==> run a <==
==> flow/design.v <==
`timescale 1ns / 1ps
module booth(
    input clk,
    input load,
    input reset,
    input [31:0] M,  
    input [31:0] Q,  
    output reg [63:0] P,  
    output done           
    );
    reg signed [63:0] A;                
    reg signed [31:0] Q_temp;            
    reg signed [31:0] M_temp;            
    reg [4:0] Count;                       
    reg Q_minus_one;                     
    always @(posedge clk)
    begin
        if (reset == 1) 
        begin
            A = 64'b0;
            Q_minus_one = 0;
            P = 64'b0;
            Q_temp = 32'b0;
            M_temp = 32'b0;
            Count = 5'd16;
        end
        else if (load == 1)
        begin
            Q_temp = Q;
            M_temp = M;
            A = 64'b0;    
            Q_minus_one = 0;  
            Count = 5'd16;    
        end
        else if (Count > 5'd0)
        begin
            case ({Q_temp[1:0], Q_minus_one})
                3'b000, 3'b111:   
                    begin
                    end
                3'b001, 3'b010:   
                    begin
                        A = A + {{32{M_temp[31]}}, M_temp};
                    end
                3'b011:   
                    begin
                        A = A + ({{32{M_temp[31]}}, M_temp} << 1); 
                    end
                3'b100:   
                    begin
                        A = A - ({{32{M_temp[31]}}, M_temp} << 1); 
                    end
                3'b101, 3'b110:   
                    begin
                        A = A - {{32{M_temp[31]}}, M_temp}; 
                    end
            endcase
            Q_minus_one = Q_temp[1];
            Q_temp = {A[1:0], Q_temp[31:2]};   
            A = {A[63], A[63:2]};   
            Count = Count - 1'b1;
        end
        else
        begin
            Count = 5'b0;
        end
        P = {A[31:0], Q_temp};
    end
    assign done = (Count == 5'd0);
endmodule
==> flow/run.sh <==
#!/bin/bash
# the make line also repeats each setting of config.mk as NAME=value (left out here)
make -C /OpenROAD-flow-scripts/flow DESIGN_CONFIG=/design/flow/config.mk WORK_HOME=/design/flow/orfs CLKGATE_MAP_FILE= finish
==> flow/config.mk <==
export PLATFORM = sky130hd
export DESIGN_NAME = booth
export DESIGN_NICKNAME = booth
export VERILOG_FILES = /design/flow/design.v
export SDC_FILE = /design/flow/constraint.sdc
export NUM_CORES = 4
export LEC_CHECK = 0
export CAP_MARGIN = 5
export CELL_PAD_IN_SITES_DETAIL_PLACEMENT = 2
export CORE_MARGIN = 2
export CORE_UTILIZATION = 60
export CTS_CLUSTER_DIAMETER = 241
export CTS_CLUSTER_SIZE = 88
export MIN_ROUTING_LAYER = met1
export PLACE_DENSITY = 0.56
export SETUP_SLACK_MARGIN = 0.08
export SLEW_MARGIN = 20
export TNS_END_PERCENT = 15
==> flow/constraint.sdc <==
create_clock -name core_clock -period 7.9 [get_ports {clk}]
set_input_delay 1.5800 -clock core_clock [delete_from_list [all_inputs] [get_ports {clk}]]
set_output_delay 1.5800 -clock core_clock [all_outputs]
set_load 0.01 [all_outputs]
==> inputs of run b, as changes to run a <==
Settings changed: CAP_MARGIN 5 to 20, CELL_PAD_IN_SITES_DETAIL_PLACEMENT 2 to not set, CORE_ASPECT_RATIO set to 0.5, CORE_UTILIZATION 60 to 42, CTS_CLUSTER_DIAMETER 241 to 183, CTS_CLUSTER_SIZE 88 to 98, MIN_ROUTING_LAYER met1 to not set, PLACE_DENSITY 0.56 to not set, SETUP_SLACK_MARGIN 0.08 to not set, TNS_END_PERCENT 15 to not set.
==> flow/constraint.sdc (replaced) <==
create_clock -name core_clock -period 10.0 [get_ports {clk}]
set_input_delay 2.0000 -clock core_clock [delete_from_list [all_inputs] [get_ports {clk}]]
set_output_delay 2.0000 -clock core_clock [all_outputs]
set_load 0.01 [all_outputs]
==> inputs of run c, as changes to run a <==
Settings changed: ABC_AREA set to 1, CELL_PAD_IN_SITES_DETAIL_PLACEMENT 2 to 1, CORE_UTILIZATION 60 to 46, CTS_CLUSTER_DIAMETER 241 to 249, CTS_CLUSTER_SIZE 88 to 98, PLACE_DENSITY 0.56 to 0.36, SETUP_SLACK_MARGIN 0.08 to 2.11, TNS_END_PERCENT 15 to 30.
==> inputs of run d, as changes to run a <==
Settings changed: ABC_AREA set to 0, CELL_PAD_IN_SITES_DETAIL_PLACEMENT 2 to not set, CORE_UTILIZATION 60 to 30, CTS_CLUSTER_DIAMETER 241 to 249, CTS_CLUSTER_SIZE 88 to 98, PLACE_DENSITY 0.56 to 0.36, TNS_END_PERCENT 15 to 100.
==> results <==
                                                                                             run d                   run a                    run b                    run c
Status                                                                     complete, no violations  stopped before the end  complete, no violations  complete, no violations
Failing step                                                                                     -      detailed placement                        -                        -
Static power due to leakage                                                                7.22 nW                       -                  7.19 nW                  12.7 nW
Final worst path period share                                                                85.1%                       -                    64.4%                    70.1%
Clock period minus final worst setup slack                                                 6730 ps                       -                  6440 ps                  5540 ps
Cts-stage hold buffer count                                                                      0                       -                        0                        0
Amount of wire on met3 after detailed routing                                              1.91 mm                       -                  2.82 mm                  5.96 mm
Util after Layout                                                                            34.6%                       -                    47.5%                    51.4%
Fraction of power consumed by sequential logic                                               28.1%                       -                    29.0%                    28.6%
#MultiIn Comb                                                                                 1777                       -                     1777                     2787
Depth of the critical timing path with buffers and inverters included                           23                       -                       23                       21
Filler Cell Count                                                                             5473                       -                     3674                     6524
Largest area contributor in the netlist                                                    dfxtp_1                 dfxtp_1                  dfxtp_1                  nand2_1
Cell area reported after detailed placement                                              16600 um2                       -                16400 um2                20900 um2
Endpoint type of the worst setup path                                                         flop                       -                     flop                     flop
Sequential fraction of total cell area                                                       15.3%                       -                    15.6%                    12.3%
Total met2 wirelength after detailed routing                                               31.6 mm                       -                  22.8 mm                  41.5 mm
Mapped Cells                                                                                  2141                    2141                     2141                     3805
Number of global-route vias before repair                                                    15600                       -                    14600                    26000
Area Overhead vs Synth                                                                       14.0%                       -                    12.0%                    10.7%
Number of search-and-repair iterations in the first detailed-routing pass                        7                       -                        8                        7
Power in combinational cells                                                               1.06 mW                       -                 0.802 mW                  1.07 mW
Tool warning count                                                                              26                       -                       26                       28
Total clock sinks                                                                              132                       -                      132                      132
Global Route Usage Sum                                                                       23.9%                       -                    26.5%                    41.3%
Dominant cell area share                                                                     17.4%                   17.4%                    17.4%                    28.4%
First element of the critical path                                                       M_temp[3]                       -                M_temp[3]                Q_temp[0]

========
==> inputs of exp/nickel <==
// booth: RTL as listed in full above, without the edits since
export LEC_CHECK = 0
export CAP_MARGIN = 15
export CELL_PAD_IN_SITES_GLOBAL_PLACEMENT = 3
export CORE_ASPECT_RATIO = 0.7
export CORE_MARGIN = 9
export CORE_UTILIZATION = 40
export CTS_CLUSTER_DIAMETER = 136
export CTS_CLUSTER_SIZE = 77
export GPL_ROUTABILITY_DRIVEN = 0
export HOLD_SLACK_MARGIN = -0.01
export MAX_ROUTING_LAYER = met4
export MIN_ROUTING_LAYER = met2
export PLACE_DENSITY_LB_ADDON = 0.08
export SETUP_SLACK_MARGIN = 0.11
export SLEW_MARGIN = 20
create_clock -name core_clock -period 10.0 [get_ports {clk}]
run.sh (not shown) runs the stock make flow with config.mk's settings and CLKGATE_MAP_FILE=.
==> inputs of exp/pepper, as changes to exp/nickel <==
==> flow/config.mk (replaced) <==
export PLATFORM = sky130hd
export DESIGN_NAME = booth
export DESIGN_NICKNAME = booth
export VERILOG_FILES = /design/flow/design.v
export SDC_FILE = /design/flow/constraint.sdc
export NUM_CORES = 4
export LEC_CHECK = 0
export CAP_MARGIN = 20
export CORE_MARGIN = 2
export CORE_UTILIZATION = 11
export SLEW_MARGIN = 20
==> flow/constraint.sdc (replaced) <==
create_clock -name core_clock -period 13.7 [get_ports {clk}]
set_input_delay 2.7400 -clock core_clock [delete_from_list [all_inputs] [get_ports {clk}]]
set_output_delay 2.7400 -clock core_clock [all_outputs]
set_load 0.01 [all_outputs]
==> qor summary <==
quantity                                                     exp/pepper                exp/nickel
Core area                                                    0.1372 mm2               0.03728 mm2
Result of the run                               complete, no violations            did not finish
Failing step                                                          -  global routing (5_1_grt)
Horizontal die dimension                                       375.2 um                  250.6 um
Cell with the most instances after synthesis   sky130_fd_sc_hd__a21oi_1  sky130_fd_sc_hd__a21oi_1
Worst slack at placement                                       7.502 ns                  3.567 ns
Total die size                                               0.1407 mm2               0.04533 mm2
Floorplan-stage core utilization                                 11.05%                    40.65%
Count of standard-cell rows                                         136                        59
Port Buf Inserts                                                    131                       131
Height of the die                                              375.2 um                  180.8 um
Final HPWL DP                                                  44.15 mm                  44.43 mm
Total instance count after detailed placement                      3887                      2579
Post-Place Cell Area                                        0.01801 mm2               0.01637 mm2
Cell variety after synth                                             95                        95

========
==> 09-20 <==
Starts from the design.v that is shown in full above.
Settings: LEC_CHECK=0, ABC_AREA=0, CAP_MARGIN=40, CORE_MARGIN=2, CORE_UTILIZATION=72, CTS_CLUSTER_DIAMETER=391, CTS_CLUSTER_SIZE=98, PLACE_DENSITY=0.86, SLEW_MARGIN=20, TNS_END_PERCENT=15; clock period 4.39 ns.
==> 12-16: changes against 09-20 <==
Settings changed: ABC_AREA 0 to default, CAP_MARGIN 40 to 20, CORE_UTILIZATION 72 to 40, CTS_CLUSTER_DIAMETER 391 to default, CTS_CLUSTER_SIZE 98 to default, PLACE_DENSITY 0.86 to default, TNS_END_PERCENT 15 to default.
==> flow/constraint.sdc (replaced) <==
create_clock -name core_clock -period 6.53 [get_ports {clk}]
set_input_delay 1.3060 -clock core_clock [delete_from_list [all_inputs] [get_ports {clk}]]
set_output_delay 1.3060 -clock core_clock [all_outputs]
set_load 0.01 [all_outputs]
==> 03-24: changes against 09-20 <==
Settings changed: ABC_AREA 0 to 1, CAP_MARGIN 40 to 5, CORE_ASPECT_RATIO from default to 0.5, CORE_UTILIZATION 72 to 40, CTS_CLUSTER_DIAMETER 391 to 249, MIN_ROUTING_LAYER from default to met1, PLACE_DENSITY 0.86 to 0.73, SETUP_SLACK_MARGIN from default to 0.08, TNS_END_PERCENT 15 to 30.
==> flow/constraint.sdc (replaced) <==
create_clock -name core_clock -period 7.9 [get_ports {clk}]
set_input_delay 1.5800 -clock core_clock [delete_from_list [all_inputs] [get_ports {clk}]]
set_output_delay 1.5800 -clock core_clock [all_outputs]
set_load 0.01 [all_outputs]
==> 01-14: changes against 09-20 <==
Settings changed: ABC_AREA 0 to default, CAP_MARGIN 40 to 20, CORE_UTILIZATION 72 to 40, CTS_CLUSTER_DIAMETER 391 to default, CTS_CLUSTER_SIZE 98 to default, PLACE_DENSITY 0.86 to default, TNS_END_PERCENT 15 to default.
==> flow/constraint.sdc (replaced) <==
create_clock -name core_clock -period 10.0 [get_ports {clk}]
set_input_delay 2.0000 -clock core_clock [delete_from_list [all_inputs] [get_ports {clk}]]
set_output_delay 2.0000 -clock core_clock [all_outputs]
set_load 0.01 [all_outputs]
==> results <==
                                                                                 03-24                    01-14                           09-20                    12-16
Simple share                                                                     45.9%                    20.0%                           20.0%                    20.0%
First element of the critical path                                           Q_temp[0]                M_temp[3]                               -                M_temp[3]
Number of warning messages in the logs                                              26                       26                               -                       26
Worst hold path cell count                                                           1                        1                               -                        1
Post-synthesis cell area                                                    19,400 um2               15,200 um2                      15,200 um2               15,200 um2
Final Slew Violations                                                                0                        0                               -                        0
Setup skew after layout                                                        14.4 ps                  19.8 ps                               -                  15.4 ps
Fraction of standard cell area in multi-input logic                              61.4%                    68.1%                               -                    68.0%
Global routing usage on met2                                                     46.8%                    44.3%                               -                    44.8%
Worst Path Required                                                            8250 ps                10,350 ps                               -                  6920 ps
Run status                                                     complete, no violations  complete, no violations          stopped before the end  complete, no violations
Failing step                                                                         -                        -  clock tree synthesis (4_1_cts)                        -
Leakage Power                                                                0.0127 uW               0.00717 uW                               -               0.00718 uW
Destination of the worst register-to-register timing path                        A[54]                    A[57]                               -                    A[59]
Crit start category                                                               flop                     flop                               -                     flop
CORE AREA                                                                   48,300 um2               37,500 um2                      20,800 um2               37,500 um2
Worst slack on hold paths                                                       439 ps                   444 ps                               -                   440 ps
Reg-to-Reg Start                                                             Q_temp[0]                M_temp[3]                               -                M_temp[3]
Number of sinks handled by clock tree synthesis                                    132                      132                               -                      132
Post-Route Setup TNS                                                              0 ps                     0 ps                               -                     0 ps
Share of the clock period used by the worst path after layout                    69.9%                    64.2%                               -                    92.6%
Worst relative slew slack                                                        26.6%                    23.7%                               -                    26.8%

========
==> inputs of v36 <==
RTL: the design.v shown in full above, as it stands there.
==> flow/config.mk <==
export PLATFORM = sky130hd
export DESIGN_NAME = booth
export DESIGN_NICKNAME = booth
export VERILOG_FILES = /design/flow/design.v
export SDC_FILE = /design/flow/constraint.sdc
export NUM_CORES = 4
export LEC_CHECK = 0
export CAP_MARGIN = 20
export CORE_ASPECT_RATIO = 0.7
export CORE_MARGIN = 9
export CORE_UTILIZATION = 40
export GPL_ROUTABILITY_DRIVEN = 0
export MAX_ROUTING_LAYER = met4
export SETUP_SLACK_MARGIN = 0.11
export SLEW_MARGIN = 20
==> flow/constraint.sdc <==
create_clock -name core_clock -period 10.0 [get_ports {clk}]
set_input_delay 2.0000 -clock core_clock [delete_from_list [all_inputs] [get_ports {clk}]]
set_output_delay 2.0000 -clock core_clock [all_outputs]
set_load 0.01 [all_outputs]
==> inputs of v25, as changes to v36 <==
- ABC_AREA: not set -> 0
- CAP_MARGIN: 20 -> 40
- CORE_ASPECT_RATIO: 0.7 -> not set
- CORE_MARGIN: 9 -> 2
- CORE_UTILIZATION: 40 -> 72
- CTS_CLUSTER_DIAMETER: not set -> 391
- CTS_CLUSTER_SIZE: not set -> 98
- GPL_ROUTABILITY_DRIVEN: 0 -> not set
- MAX_ROUTING_LAYER: met4 -> not set
- PLACE_DENSITY: not set -> 0.36
- SETUP_SLACK_MARGIN: 0.11 -> not set
- TNS_END_PERCENT: not set -> 15
==> flow/constraint.sdc (replaced) <==
create_clock -name core_clock -period 4.39 [get_ports {clk}]
set_input_delay 0.8780 -clock core_clock [delete_from_list [all_inputs] [get_ports {clk}]]
set_output_delay 0.8780 -clock core_clock [all_outputs]
set_load 0.01 [all_outputs]
==> inputs of v7, as changes to v36 <==
- CORE_ASPECT_RATIO: 0.7 -> not set
- CORE_MARGIN: 9 -> 2
- CORE_UTILIZATION: 40 -> 24
- GPL_ROUTABILITY_DRIVEN: 0 -> not set
- MAX_ROUTING_LAYER: met4 -> not set
- SETUP_SLACK_MARGIN: 0.11 -> not set
==> flow/constraint.sdc (replaced) <==
create_clock -name core_clock -period 6.53 [get_ports {clk}]
set_input_delay 1.3060 -clock core_clock [delete_from_list [all_inputs] [get_ports {clk}]]
set_output_delay 1.3060 -clock core_clock [all_outputs]
set_load 0.01 [all_outputs]
==> flow_summary.yaml <==
# synthesis and place-and-route metrics
sta:
  finalHoldViolCount: 0
floorplan:
  nWellTaps: 488
final_layout:
  buffers: 146
run_status:
  status: "timing/DRC/antenna clean"
worst_setup_path:
  critPathLaunchType: "flop"
power:
  pg_seq_mw: 0.612
(the above is from v36)
==> flow_summary.yaml <==
# synthesis and place-and-route metrics
run_status:
  status: "timing/DRC/antenna clean"
sta:
  finalHoldViolCount: 0
placement:
  place_area_mm2: 0.01692
floorplan:
  nWellTaps: 846
worst_setup_path:
  critPathLaunchType: "flop"
clock_network:
  cts_resized: 0
(the above is from v7)
==> flow_summary.yaml <==
# generated from flow reports
run_status:
  status: "aborted with a tool error"
  lastStage: "4_1_cts"
  tool.error: "[ERROR DPL-0033] detailed placement checks failed during check placement."
floorplan:
  ioPinCount: 132
  die_h_um: 149.1
placement:
  place_area_mm2: 0.01921
synth:
  top_cells_by_count: "a21oi_1 (299), nand2_1 (250), nor2_1 (209)"
  logic_family: "AND-OR/OR-AND gates"
  fp_nets: 2338
(the above is from v25)

========
==> job 610: inputs <==
Starts from the design.v that is shown in full above.
Settings: LEC_CHECK=0, CAP_MARGIN=20, CORE_ASPECT_RATIO=1.68, CORE_MARGIN=2, CORE_UTILIZATION=40, CTS_CLUSTER_DIAMETER=392, CTS_CLUSTER_SIZE=98, SLEW_MARGIN=20; clock period 10.0 ns.
==> job 8103: changes against job 610 <==
Settings changed: CORE_ASPECT_RATIO 1.68 to not set, CTS_CLUSTER_DIAMETER 392 to 395, SETUP_SLACK_MARGIN set to 2.29.
==> comparison <==
- Final cell count: job 610 is smaller than job 8103 (1.5%).
- Against job 8103, the worst hold slack of job 610 is worse by 0.0073 ns.
- Between job 610 and job 8103, the lower clock power is in job 8103 (gap about 6%, measured against job 8103).
- Count of clock-buffer cells in the layout is the same in job 610 and job 8103.
- Of job 8103 and job 610, job 610 has the higher total power (gap 3.4%, measured against job 610).
- First-iteration DRC count: job 8103 is larger than job 610 (about 14%).
- In sequential share of layout area, job 610 and job 8103 hardly differ.
Power figures rest on the tool's default switching activity, not on a simulated workload.
